v57:
## fc_top
module fc_top(
	input wire clk,
	input wire rst_n,
	input wire valid_i,
	input wire [9*8-1:0] data_in,
	input wire [9*8-1:0] weight1,
	input wire [9*8-1:0] weight2,
	input wire [31:0] bias,
	output reg valid_o,
	output reg [7:0] data1_o,
	output reg [7:0] data2_o
);
Size: roughly 2,900 cells after synthesis, roughly 350 flip-flops, ~28,000 um2 of cells after synthesis.
clock: 6.48 ns
lec_check: 0
cap_margin: 15
core_margin: 2
core_utilization: 72
cts_cluster_size: 39
slew_margin: 20
run.sh (not shown) runs the stock make flow with config.mk's settings and CLKGATE_MAP_FILE=.
v57: all stages done; final checks FAILED (negative setup slack).
Setup changes, v57 to v9
- CORE_UTILIZATION changed from 72 to 69
- PLACE_DENSITY newly set to 0.39
- CTS_CLUSTER_SIZE changed from 39 to 99
- CTS_CLUSTER_DIAMETER newly set to 354
- CAP_MARGIN changed from 15 to 20
- the clock period (ns, I/O delays scaled along) changed from 6.48 to 2.95
### Flow results
- 4_1_cts: v9 exited with error
- v57 had finished all stages when the layout checks came back failing, citing negative setup slack.
- What v57 reported for weighted congestion at the end of routability-driven global placement has to be multiplied by 1.10 to get the figure for v9.
- v9: number of core rows 1 above v57
- Diff v57 -> v9: horizontal extent of the die went up about 2%, area reported by Yosys stat held.
- v9 vs v57, cell total after placement went up by 445.
- v9 ended with more core box area than v57.
- Side by side, die area turned out higher in v9 than in v57.
- v9 ends up with higher placement-stage cell area than v57 does.
- v9 vs v57, core utilization at floorplan went down by 2.6 points.
- Re sequential cell area fraction in the yosys report: no difference whatsoever between v9 and v57.
diff inputs: v9 => v44
- changing CORE_UTILIZATION from 69 to 65
- setting SETUP_SLACK_MARGIN to 1.32 for the first time
- removing PLACE_DENSITY (formerly 0.39)
- setting MAX_ROUTING_LAYER to met4 for the first time
- changing CTS_CLUSTER_DIAMETER from 354 to 32
- removing CTS_CLUSTER_SIZE (formerly 99)
- setting TNS_END_PERCENT to 5 for the first time
- changing the clock period (ns, I/O delays scaled along) from 2.95 to 6.53
[summary]
From v9 to v44 the numbers moved as follows: synthesized cell count did not really move, total placed cells including tap cells went down. Going from v9 to v44, placed standard-cell area shrinks by 11%. Overall die height (v44 over v9): increase, about 3%. v44: flow completed, timing, DRC and antenna clean. Die width, v9 and v44, lower one = v9. v44: starting density of the core is 4.7 points lower than what v9 reported. [compare] base=v9 new=v44: xor-xnor portion of the synthesized cell area did not really move, half-perimeter wire length after detailed placement went down, core region area went up, async set or reset register ratio after synthesis did not really move. Die area: v44 vs v9 up 6.0%.
Setup changes, v44 to v23
- TNS_END_PERCENT: 5 -> unset
- CTS_CLUSTER_SIZE: unset -> 39
- SETUP_SLACK_MARGIN: 1.32 -> 0.11
- CORE_UTILIZATION: 65 -> 72
- MAX_ROUTING_LAYER: met4 -> unset
- CTS_CLUSTER_DIAMETER: 32 -> unset
- PLACE_DENSITY_LB_ADDON: unset -> 0.28
- the clock period (ns, I/O delays scaled along): 6.53 -> 6.42
## What came out
met2 layer wire length in the routed design is lower on v44
Higher minimum period implied by the final worst setup slack goes to v23 over v44.
Comparing v44 and v23, the higher cell count of the worst reg-to-reg path is on v44.
Between v23 and v44, it is v23 whose initial antenna violation count is lower, by 2.
In the final design statistics, v23 uses fewer standard cells in total than v44.
Lower aggregate global-route resource usage goes to v44 over v23.
Every stage of v23 finished as expected; the final checks, on the other hand, flagged negative setup slack, which means the layout fails.
Input changes introduced in v43 (baseline for comparison: v23):
- changing CORE_UTILIZATION from 72 to 71
- changing PLACE_DENSITY_LB_ADDON from 0.28 to 0.26
- changing CTS_CLUSTER_SIZE from 39 to 28
- changing SETUP_SLACK_MARGIN from 0.11 to 1.2
- changing the clock period (ns, I/O delays scaled along) from 6.42 to 8.0
Results
v43 finished all stages; the layout is clean. v43 against v23: total vias in the final route decreased by 2,898 relative to the old numbers, final period demand of the worst path went down. The maximum clock frequency of v43 is higher than that of v23. Share of the core filled with cells: v43 < v23. Count of clock-buffer cells in the layout came out lower on v43 than on v23. Side by side, final area turned out lower in v43 than in v23. Floorplan check, v43 vs v23: die outline larger in v43. Note that the critical path depth recorded for v43 amounts to 0.815 times the value seen in v23. | insertion delay to the later sink of the worst-skew pair | v43 vs v23 | 0.03 ns lower |.
Setup changes, v43 to v13
- PLACE_DENSITY newly set to 0.6
- CORE_UTILIZATION changed from 71 to 60
- PLACE_DENSITY_LB_ADDON removed (was 0.26)
- SETUP_SLACK_MARGIN removed (was 1.2)
- CTS_CLUSTER_SIZE removed (was 28)
- the clock period (ns, I/O delays scaled along) changed from 8.0 to 7.57
[summary]
Compared with v43, v13 shows final critical-path required period higher by 0.51 ns.
On fraction of the yosys area taken by sequential cells, v43 and v13 are basically level.
Delta (v13 minus v43): number of max-slew violations in the final report held steady, total non-filler cell area in the finished layout now sits at about the same level, via count dropped 1,142.
Core utilization for v13 is lower than for v43.
v43 has a lower count of TritonRoute iterations in the first routing pass than v13.
Relative to v43, the average routed wire per standard cell measured on v13 has decreased by more than 10%.

---

run A:
The RTL this note starts from:
==> flow/design.v <==
module pe_fc(
		input clk,
		input rst_n,
		input signed [7:0] data_i,
		input signed [7:0] weight_i,
		input signed [15:0] bias_i,
		input en,
		input bias_en,
		input flush,
		output reg signed [31:0] data_o
);
reg signed [15:0] mul;
reg signed [15:0] add;    
always @(posedge clk or negedge rst_n) begin
	if (!rst_n)
		mul <= 0;
	else 
		mul <= data_i * weight_i;
end
always @(*) begin
	if (en)
		add = mul;
	else if (bias_en)
		add = bias_i;
	else
		add = 0;
end
always @(posedge clk or negedge rst_n) begin
	if (!rst_n)
		data_o <= 0;
	else if (flush)
		data_o <= mul;
	else 
		data_o <= data_o + add;
end
endmodule
module fc_top(
	input wire clk,
	input wire rst_n,
	input wire valid_i,
	input wire [9*8-1:0] data_in,
	input wire [9*8-1:0] weight1,
	input wire [9*8-1:0] weight2,
	input wire [31:0] bias,
	output reg valid_o,
	output reg [7:0] data1_o,
	output reg [7:0] data2_o
);
parameter M0 = 4'd11;  
parameter n = 15;  
reg [9*8-1:0] weight1_inst;
reg [9*8-1:0] weight2_inst;
reg [32-1:0]  bias_inst;
wire signed [7:0] input_div [8:0];
wire signed [7:0] weight1_div [8:0];
wire signed [7:0] weight2_div [8:0];
wire signed [15:0] bias1;
wire signed [15:0] bias2;
reg       fc_en;
reg [3:0] cnt;
reg [5:0] num_cnt;
reg pe_en;
reg bias_en;
reg flush;
reg signed [7:0] pe_data;
reg signed [7:0] pe_weight1;
reg signed [7:0] pe_weight2;
wire signed [31:0] data_o_1,data_o_2;
reg signed [35:0] data_big_1, data_big_2;
genvar input_allo;
generate for (input_allo=0; input_allo<9; input_allo=input_allo+1)
	begin: INPUT_ALLOCATION
		assign input_div[input_allo] = data_in[(input_allo+1)*8 -1-:8];	
	end
endgenerate
genvar weight_allo;
generate for (weight_allo=0; weight_allo<9; weight_allo=weight_allo+1)
	begin: WEIGHT_ALLOCATION
		assign weight1_div[weight_allo] = weight1_inst[(weight_allo+1)*8 -1-:8];	
		assign weight2_div[weight_allo] = weight2_inst[(weight_allo+1)*8 -1-:8];	
	end
endgenerate
assign bias1 = bias_inst[15:0];
assign bias2 = bias_inst[31:16];
always @(posedge clk or negedge rst_n) begin
	if (!rst_n)
		weight1_inst <= 0;
	else if (valid_i)
		weight1_inst <= weight1;
end
always @(posedge clk or negedge rst_n) begin
	if (!rst_n)
		weight2_inst <= 0;
	else if (valid_i)
		weight2_inst <= weight2;
end
always @(posedge clk or negedge rst_n) begin
	if (!rst_n)
		bias_inst <= 0;
	else if (valid_i)
		bias_inst <= bias;
end
always @(posedge clk or negedge rst_n) begin
	if (!rst_n)
		fc_en <= 1'b0;
	else if (valid_i)
		fc_en <= 1'b1;
	else if (cnt == 4'd11)
		fc_en <= 1'b0;
end
always @(posedge clk or negedge rst_n) begin
	if (!rst_n)
		cnt <= 0;
	else if (cnt == 4'd12)
		cnt <= 0;
	else if (valid_i | fc_en)
		cnt <= cnt + 1'b1;
end
always @(posedge clk or negedge rst_n) begin
	if (!rst_n)
		num_cnt <= 0;
	else if (num_cnt == 6'd32 && valid_i)
		num_cnt <= 6'd1;
	else if (valid_i)
		num_cnt <= num_cnt + 1'b1;
end
always @(posedge clk or negedge rst_n) begin
	if (!rst_n)
		pe_en <= 1'b0;
	else if ((cnt>= 5'd1) && (cnt<= 5'd9))
		pe_en <= 1'b1;
	else 
		pe_en <= 1'b0;
end
always @(posedge clk or negedge rst_n) begin
	if (!rst_n)
		bias_en <= 1'b0;
	else if ((cnt== 5'd10) && (num_cnt == 6'd1))
		bias_en <= 1'b1;
	else 
		bias_en <= 1'b0;
end
always @(posedge clk or negedge rst_n) begin
	if (!rst_n)
		flush <= 1'b0;
	else if ((cnt== 5'd1) && (num_cnt == 6'd1))
		flush <= 1'b1;
	else 
		flush <= 1'b0;
end
always @(*) begin
	if ((cnt>= 5'd1) && (cnt<= 5'd9))
		pe_data = input_div[cnt-1];
	else
		pe_data = 0;
end
always @(*) begin
	if ((cnt>= 5'd1) && (cnt<= 5'd9))
		pe_weight1 = weight1_div[cnt-1];
	else
		pe_weight1 = 0;
end
always @(*) begin
	if ((cnt>= 5'd1) && (cnt<= 5'd9))
		pe_weight2 = weight2_div[cnt-1];
	else
		pe_weight2 = 0;
end
pe_fc u_pe_fc1(
	.clk(clk),
	.rst_n(rst_n),
	.data_i(pe_data),
	.weight_i(pe_weight1),
	.bias_i(bias1),
	.en(pe_en),
	.bias_en(bias_en),
	.flush(flush),
	.data_o(data_o_1)
);
pe_fc u_pe_fc2(
	.clk(clk),
	.rst_n(rst_n),
	.data_i(pe_data),
	.weight_i(pe_weight2),
	.bias_i(bias2),
	.en(pe_en),
	.bias_en(bias_en),
	.flush(flush),
	.data_o(data_o_2)
);
always @(posedge clk or negedge rst_n) begin
	if (!rst_n)
		data_big_1 <= 0;
	else
		data_big_1 <= data_o_1 * $signed({1'b0, M0});
end
always @(posedge clk or negedge rst_n) begin
	if (!rst_n)
		data_big_2 <= 0;
	else
		data_big_2 <= data_o_2 * $signed({1'b0, M0});
end
always@(posedge clk or negedge rst_n) begin  
	if(!rst_n)
		data1_o <= 0;
	else if((cnt== 5'd12) && (num_cnt == 6'd32)) begin
		if (data_big_1[35])
			data1_o <= (&data_big_1[35:22])?data_big_1[22:15]:8'h80;
		else 
			data1_o <= data_big_1[35:22]?8'h7f:data_big_1[22:15];
	end
end
always@(posedge clk or negedge rst_n) begin  
	if(!rst_n)
		data2_o <= 0;
	else if((cnt== 5'd12) && (num_cnt == 6'd32)) begin
		if (data_big_2[35])
			data2_o <= (&data_big_2[35:22])?data_big_2[22:15]:8'h80;
		else 
			data2_o <= data_big_2[35:22]?8'h7f:data_big_2[22:15];
	end
end
always@(posedge clk or negedge rst_n) begin
	if(!rst_n)
		valid_o <= 1'b0;
	else if (valid_o)
		valid_o <= 1'b0;
	else if ((cnt== 5'd12) && (num_cnt == 6'd32))
		valid_o <= 1'b1;
end
endmodule 
Settings: LEC_CHECK=0, CAP_MARGIN=5, CORE_MARGIN=3, CORE_UTILIZATION=40, CTS_CLUSTER_DIAMETER=252, GPL_ROUTABILITY_DRIVEN=0, PLACE_DENSITY_LB_ADDON=0.08, SLEW_MARGIN=20; clock period 8.2 ns.
Run A reached the end of the flow, and the finished layout is clean on the timing, design-rule and antenna checks.
Changes in run B relative to run A:
Settings: removing GPL_ROUTABILITY_DRIVEN (formerly 0); changing CORE_MARGIN from 3 to 2; changing CAP_MARGIN from 5 to 20; removing PLACE_DENSITY_LB_ADDON (formerly 0.08); removing CTS_CLUSTER_DIAMETER (formerly 252); changing CORE_UTILIZATION from 40 to 59; setting SETUP_SLACK_MARGIN to 1.3 for the first time; changing the clock period (ns, I/O delays scaled along) from 8.2 to 4.76.
[summary]
Reported for run A and run B, mux contribution to synthesized area turned out identical to the last digit.
First-pass GRT wire length: run B worse than run A
Run A → run B: post-CTS setup-driven buffer insertion count now sits higher; iteration count of the initial detailed-routing pass now sits higher; setup slack now sits lower.
Run B vs run A: fill cell total of the finished layout down by more than half
Placed wire-length estimate is lower on run B
On standard cell core area, run B does better than run A.
Run A ended up with sky130_fd_sc_hd__dfrtp_1 as its cell with the largest stage delay on the worst path; run B ended up with sky130_fd_sc_hd__fa_1.
Sort run A and run B by design area, descending, and run B comes first.
Compared with run A, run B shows area of combinational cells with multiple inputs that has gone up by a little under 10%.
Run B finished every stage; the final checks, however, were not passed, the failures being negative setup slack.
Run A reached the final stage; the timing, design-rule and antenna checks on its layout passed.
For run C, these inputs were changed with respect to run B:
Settings: PLACE_DENSITY_LB_ADDON newly set to 0.01; CORE_UTILIZATION changed from 59 to 72; CTS_CLUSTER_SIZE newly set to 39; CAP_MARGIN changed from 20 to 15; MAX_ROUTING_LAYER newly set to met4; SETUP_SLACK_MARGIN changed from 1.3 to 1.86; the clock period (ns, I/O delays scaled along) changed from 4.76 to 6.48.
==> results <==
Run C terminated abnormally: global routing (5_1_grt) reported GRT-0232. Re total of buffers placed on input and output ports: no difference whatsoever between run C and run B. Run B → run C: area of the placeable core saw a decrease, post-synthesis mux area share saw little to no change, cts-stage hold buffer count saw little to no change, die area now smaller. Die outline width: lower on run C. Diff run C..run B | synthesis area per yosys | unchanged.
### run C -> run D
Settings: a change of CORE_UTILIZATION from 72 to 71; a deleted MAX_ROUTING_LAYER that had been met4; a change of PLACE_DENSITY_LB_ADDON from 0.01 to 0.26; a change of CTS_CLUSTER_SIZE from 39 to 28; a change of SETUP_SLACK_MARGIN from 1.86 to -0.43; a change of CAP_MARGIN from 15 to 20; a change of the clock period (ns, I/O delays scaled along) from 6.48 to 5.41.
==> results <==
Diff run C..run D | count of pins on the block boundary | unchanged. Diff run C..run D | total clock buffers created by CTS | unchanged. Number of placed cells counting well taps in run D vs run C: up 119. Reported for run D and run C, total cells reported by yosys after synthesis turned out identical to the last digit. Summary: with run C as the reference, height of the die in run D moved up slightly. HPWL after detailed placement went up by a few percent going from run C to run D. Synthesized instance count: run D vs run C — no meaningful difference. As of run D, die footprint had risen slightly compared to run C. The runs compared here, run D and run C, all ended either early or with open violations. To summarise run D: no stage aborted, but the layout did not pass its checks, failing on max-slew violations, negative setup slack. Run C: aborted in global routing (5_1_grt) (tool error). [run D] minimum setup slack after placement fell 1.05 ns relative to run C.
Modified inputs, run E compared to run D
Settings: setting HOLD_SLACK_MARGIN to 0.3 for the first time; changing CORE_UTILIZATION from 71 to 65; changing SETUP_SLACK_MARGIN from -0.43 to 1.32; removing PLACE_DENSITY_LB_ADDON (formerly 0.26); setting CTS_CLUSTER_DIAMETER to 32 for the first time; removing CTS_CLUSTER_SIZE (formerly 28); setting MAX_ROUTING_LAYER to met4 for the first time; changing the clock period (ns, I/O delays scaled along) from 5.41 to 6.53.
## What came out
Run D -> run E: total grt overflow delta 0, exact match. Run E vs. run D: proportion of final cell area spent on non-clock buffers went down by 0.80 points. Run E had finished all stages when the layout checks came back failing, citing negative setup slack. Run E vs. run D: share of the final layout cell area in sequential cells lost 0.98 points; detailed-route wire length on metal 1 saw a decrease; fmax went up; clock period minus worst slack went down by 1.38 ns; period utilization now smaller.

---

job 2869:
Starts from the design.v that is shown in full above.
clock: 6.64 ns
lec_check: 0
cap_margin: 25
core_aspect_ratio: 1.56
core_margin: 2
core_utilization: 26
cts_cluster_diameter: 61
max_routing_layer: met4
place_density: 0.66
setup_slack_margin: 1.8
slew_margin: 30
tns_end_percent: 85
Job 2869 | status: complete | timing, DRC, antenna: pass
Input-level comparison between job 7363 and job 2869:
- SETUP_SLACK_MARGIN removed (was 1.8)
- CORE_UTILIZATION changed from 26 to 40
- SLEW_MARGIN changed from 30 to 20
- PLACE_DENSITY changed from 0.66 to 0.6
- CAP_MARGIN changed from 25 to 20
- CORE_ASPECT_RATIO removed (was 1.56)
- MAX_ROUTING_LAYER removed (was met4)
- TNS_END_PERCENT removed (was 85)
- CTS_CLUSTER_DIAMETER removed (was 61)
- the clock period (ns, I/O delays scaled along) changed from 6.64 to 7.57
Notes after the runs:
Job 7363 reached the end of the flow, and the finished layout is clean on the timing, design-rule and antenna checks. Maximum frequency, job 7363 vs job 2869: down by more than 10%. Compared with job 2869, job 7363 shows a total global-route track usage that is 6.4 points higher. Summary of job 7363 over job 2869: critical path depth higher; largest stage delay on the critical path lower. Per the comparison of job 7363 with job 2869, layout overhead on the synthesized area -8.9 points; number of signal-net buffers in the layout -121.
Modified inputs, job 9363 compared to job 7363
- putting CTS_CLUSTER_DIAMETER at 32 where nothing was set
- swapping 40 for 61 in CORE_UTILIZATION
- clearing PLACE_DENSITY, which used to be 0.6
- putting SETUP_SLACK_MARGIN at 1.32 where nothing was set
- swapping 7.57 for 6.53 in the clock period (ns, I/O delays scaled along)
Findings:
- Run comparison: job 7363 standard cell with the maximum stage delay on the critical path sky130_fd_sc_hd__ha_1; job 9363 standard cell with the maximum stage delay on the critical path sky130_fd_sc_hd__fa_1
- Going from job 7363 to job 9363, routed wire length higher, proportion of register bits with asynchronous set or reset after synthesis roughly the same, hold slack higher, utilization higher.
Input-level comparison between job 2083 and job 9363:
- removing CTS_CLUSTER_DIAMETER (formerly 32)
- setting CTS_CLUSTER_SIZE to 38 for the first time
- removing SETUP_SLACK_MARGIN (formerly 1.32)
- changing CORE_UTILIZATION from 61 to 72
- changing the clock period (ns, I/O delays scaled along) from 6.53 to 5.91
--- outcome ---
- Job 9363: all stages complete, timing, DRC and antenna checks passed
- Seen in the log of job 2083: ODB-0269 during global routing (5_1_grt), after which the run never completed.
- Diff job 9363..job 2083 | number of distinct library cell variants in the gate-level netlist after synthesis | unchanged
- Diff job 2083 and job 9363: estimated wirelength of the detail-placed design higher in job 2083
- The area after synthesis of job 9363 and that of job 2083 are within noise of each other.
- Sort job 2083 and job 9363 by number of buffers added by the clock tree synthesis step, ascending, and job 2083 comes first.
- Post-placement setup slack (lower): job 2083
- Between job 9363 and job 2083, the flow reports die width decreasing by a little under 10%.
- Changes observed in job 2083 relative to job 9363: placed standard-cell area rose by 2.4%, floorplan die area fell by about 15%.
- Compared job 9363 against job 2083; post-cts hold buffer count within noise.
> inputs changed (job 2083 -> job 7323)
- CTS_CLUSTER_SIZE: 38 -> unset
- MAX_ROUTING_LAYER: unset -> met4
- SETUP_SLACK_MARGIN: unset -> 1.32
- CORE_UTILIZATION: 72 -> 64
- HOLD_SLACK_MARGIN: unset -> -0.1
- CTS_CLUSTER_DIAMETER: unset -> 32
- the clock period (ns, I/O delays scaled along): 5.91 -> 6.53
- Job 2083 did not run to completion, as it errored out during global routing (5_1_grt).
- Ran to the end and failed final checks on setup timing: job 7323.
- Lower HPWL after detailed placement among job 7323 and job 2083: job 7323
- Job 2083 has higher starting density of the core than job 7323.
- Job 2083 → job 7323: die size climbed about 12%, complex-gate fraction of the synthesized area barely changed, summed standard-cell area reported by yosys barely changed.
- Job 2083 has lower core area than job 7323.
- Number of setup buffers added after CTS in job 7323 vs job 2083: up 20
- NOTE width of the die job 2083->job 7323 increased by a few percent
- The last weighted congestion value of the routability-driven placer on job 2083 is in line with that on job 7323.
#### Input delta (job 2993 over job 7323)
- MAX_ROUTING_LAYER no longer set, was met4
- HOLD_SLACK_MARGIN no longer set, was -0.1
- CORE_UTILIZATION now 40, was 64
- PLACE_DENSITY now 0.6, previously not set
- SETUP_SLACK_MARGIN no longer set, was 1.32
- CTS_CLUSTER_DIAMETER no longer set, was 32
- the clock period (ns, I/O delays scaled along) now 8.0, was 6.53
Findings:
Job 2993 ran to completion and came out clean on the timing, design-rule and antenna checks. Job 2993 ended up with met5 as its uppermost metal layer occupied by signal nets; job 7323 ended up with met4. [compare] base=job 7323 new=job 2993: layout net count went down by 4.7%; buffering stage count on the worst path with inverters included went down by 4; final area went down by 8.7%; die span in y went up by 26%. Compared with job 7323, in job 2993 transition time at the pin with the least slew margin rose by 0.17 ns; reg2reg setup slack went up; floorplan core density fell by 25 points; combinational gate area down about 5%; worst hold slack barely changed.
